Setup of violet:
## mult32x32_fast
module mult32x32_fast (
    input logic clk,             
    input logic reset,           
    input logic start,           
    input logic [31:0] a,        
    input logic [31:0] b,        
    output logic busy,           
    output logic [63:0] product  
);
    logic [1:0] a_sel;
    logic b_sel;
    logic [2:0] shift_sel;
    logic upd_prod;
    logic clr_prod;
    logic a_msb_is_0;
    logic b_msw_is_0;
    mult32x32_fast_fsm f_fsm_m(
        .clk(clk),
        .reset(reset),
        .start(start),
        .busy(busy),
        .a_sel(a_sel),
        .b_sel(b_sel),
        .shift_sel(shift_sel),
        .upd_prod(upd_prod),
        .clr_prod(clr_prod),
        .a_msb_is_0(a_msb_is_0),
        .b_msw_is_0(b_msw_is_0)
    );
    mult32x32_fast_arith f_arith_m(
        .clk(clk),
        .reset(reset),
        .a(a),
        .b(b),
        .a_sel(a_sel),
        .b_sel(b_sel),
        .shift_sel(shift_sel),
        .upd_prod(upd_prod),
        .clr_prod(clr_prod),
        .a_msb_is_0(a_msb_is_0),
        .b_msw_is_0(b_msw_is_0),
        .product(product)
    );
endmodule
Size in the first run: ~2100 cells after synthesis, roughly 130 I/O pins.
export LEC_CHECK = 0
export ABC_AREA = 1
export CAP_MARGIN = 20
export CORE_ASPECT_RATIO = 1.54
export CORE_MARGIN = 9
export CORE_UTILIZATION = 40
export CTS_CLUSTER_DIAMETER = 379
export CTS_CLUSTER_SIZE = 45
export PLACE_DENSITY_LB_ADDON = 0.04
export SETUP_SLACK_MARGIN = -0.5
export SLEW_MARGIN = 20
export TNS_END_PERCENT = 10
create_clock -name core_clock -period 9.5 [get_ports {clk}]
run.sh (not shown) runs the stock make flow with config.mk's settings and CLKGATE_MAP_FILE=.
--- input diff violet..willow ---
==> flow/config.mk <==
export PLATFORM = sky130hd
export DESIGN_NAME = mult32x32_fast
export DESIGN_NICKNAME = mult32x32_fast
export VERILOG_FILES = /design/flow/design.v
export SDC_FILE = /design/flow/constraint.sdc
export NUM_CORES = 4
export LEC_CHECK = 0
export CAP_MARGIN = 20
export CORE_MARGIN = 2
export CORE_UTILIZATION = 58
export SLEW_MARGIN = 20
==> flow/constraint.sdc <==
create_clock -name core_clock -period 5.18 [get_ports {clk}]
set_input_delay 1.0360 -clock core_clock [delete_from_list [all_inputs] [get_ports {clk}]]
set_output_delay 1.0360 -clock core_clock [all_outputs]
set_load 0.01 [all_outputs]
[summary]
- Stage in which a tool error killed willow: global routing.
- Taking violet as the reference point, the routability-driven placement congestion ratio of willow falls by 2.9%.
- Taking violet as the reference, in willow yosys stat chip area now smaller; area after synthesis now smaller; total placed cells including tap cells now smaller.
diff inputs: willow => yarrow
-- flow/config.mk --
<<< willow, line 7
export LEC_CHECK = 0
export CAP_MARGIN = 20
export CORE_MARGIN = 2
export CORE_UTILIZATION = 58
export SLEW_MARGIN = 20
>>> yarrow, line 7
export LEC_CHECK = 0
export ABC_AREA = 1
export CAP_MARGIN = 20
export CORE_MARGIN = 2
export CORE_UTILIZATION = 72
export PLACE_DENSITY = 0.41
export SLEW_MARGIN = 20
==> flow/constraint.sdc <==
create_clock -name core_clock -period 8.22 [get_ports {clk}]
set_input_delay 1.6440 -clock core_clock [delete_from_list [all_inputs] [get_ports {clk}]]
set_output_delay 1.6440 -clock core_clock [all_outputs]
set_load 0.01 [all_outputs]
[summary]
- The flow ended early for yarrow: it failed with a tool error in global routing.
- yarrow vs willow: average instance area after synthesis down by more than 10%
- Delta(final weighted congestion in routability-driven placement, yarrow - willow) > 0
- Relative to willow, cell count in the Yosys report has gone up in yarrow.
- Looking only at total die size, and setting everything else aside, the lower value of yarrow and willow goes to yarrow.
- When the final numbers for yarrow and willow were put side by side, the synthesized area turned out to be smaller in willow.
Edits applied to the flow inputs when going from yarrow to pepper:
-- flow/config.mk --
<<< yarrow, line 11
export CORE_UTILIZATION = 72
export PLACE_DENSITY = 0.41
export SLEW_MARGIN = 20
>>> pepper, line 11
export CORE_UTILIZATION = 72
export CTS_CLUSTER_DIAMETER = 371
export CTS_CLUSTER_SIZE = 98
export PLACE_DENSITY = 0.39
export SETUP_SLACK_MARGIN = 0.78
export SLEW_MARGIN = 20
Status(pepper) = ERROR, stage = clock tree synthesis
The synthesized area of pepper and that of yarrow are within noise of each other.
Reported for pepper and yarrow, count of library flops with an enable pin turned out identical to the last digit.
Reported for pepper and yarrow, adder-cell share of the synthesized area turned out identical to the last digit.
pepper vs. yarrow: count of distinct cell types in the synthesized netlist has remained practically unchanged; chip area estimate from yosys synthesis about even; net count of the mapped netlist ~0 delta; weighted congestion reported at the end of routability-driven placement about even.
diff inputs: pepper => cedar
==> flow/config.mk <==
export PLATFORM = sky130hd
export DESIGN_NAME = mult32x32_fast
export DESIGN_NICKNAME = mult32x32_fast
export VERILOG_FILES = /design/flow/design.v
export SDC_FILE = /design/flow/constraint.sdc
export NUM_CORES = 4
export LEC_CHECK = 0
export CAP_MARGIN = 20
export CORE_MARGIN = 2
export CORE_UTILIZATION = 20
export SLEW_MARGIN = 20
==> flow/constraint.sdc <==
create_clock -name core_clock -period 12.2 [get_ports {clk}]
set_input_delay 2.4400 -clock core_clock [delete_from_list [all_inputs] [get_ports {clk}]]
set_output_delay 2.4400 -clock core_clock [all_outputs]
set_load 0.01 [all_outputs]
--- outcome ---
- Summary of cedar over pepper: sequential-to-total area share from yosys stat increased 1.9 points, Yosys chip area saw a decrease.
- Portion of netlist area occupied by mux cells was lower in the run labelled pepper.
- Compared with pepper, cedar shows a lower number of nets produced by synthesis.
- Of cedar and pepper, pepper shows the higher area of the mapped netlist, with cedar below it.
- Placeable core region, cedar vs pepper: up by more than 100%
- cedar: no failed stages, no open violations at the end
- pepper: it failed during clock tree synthesis, and the tool reported DPL-0038.
- In cedar, the post-place setup slack came out 1.11 ns above the value in pepper.
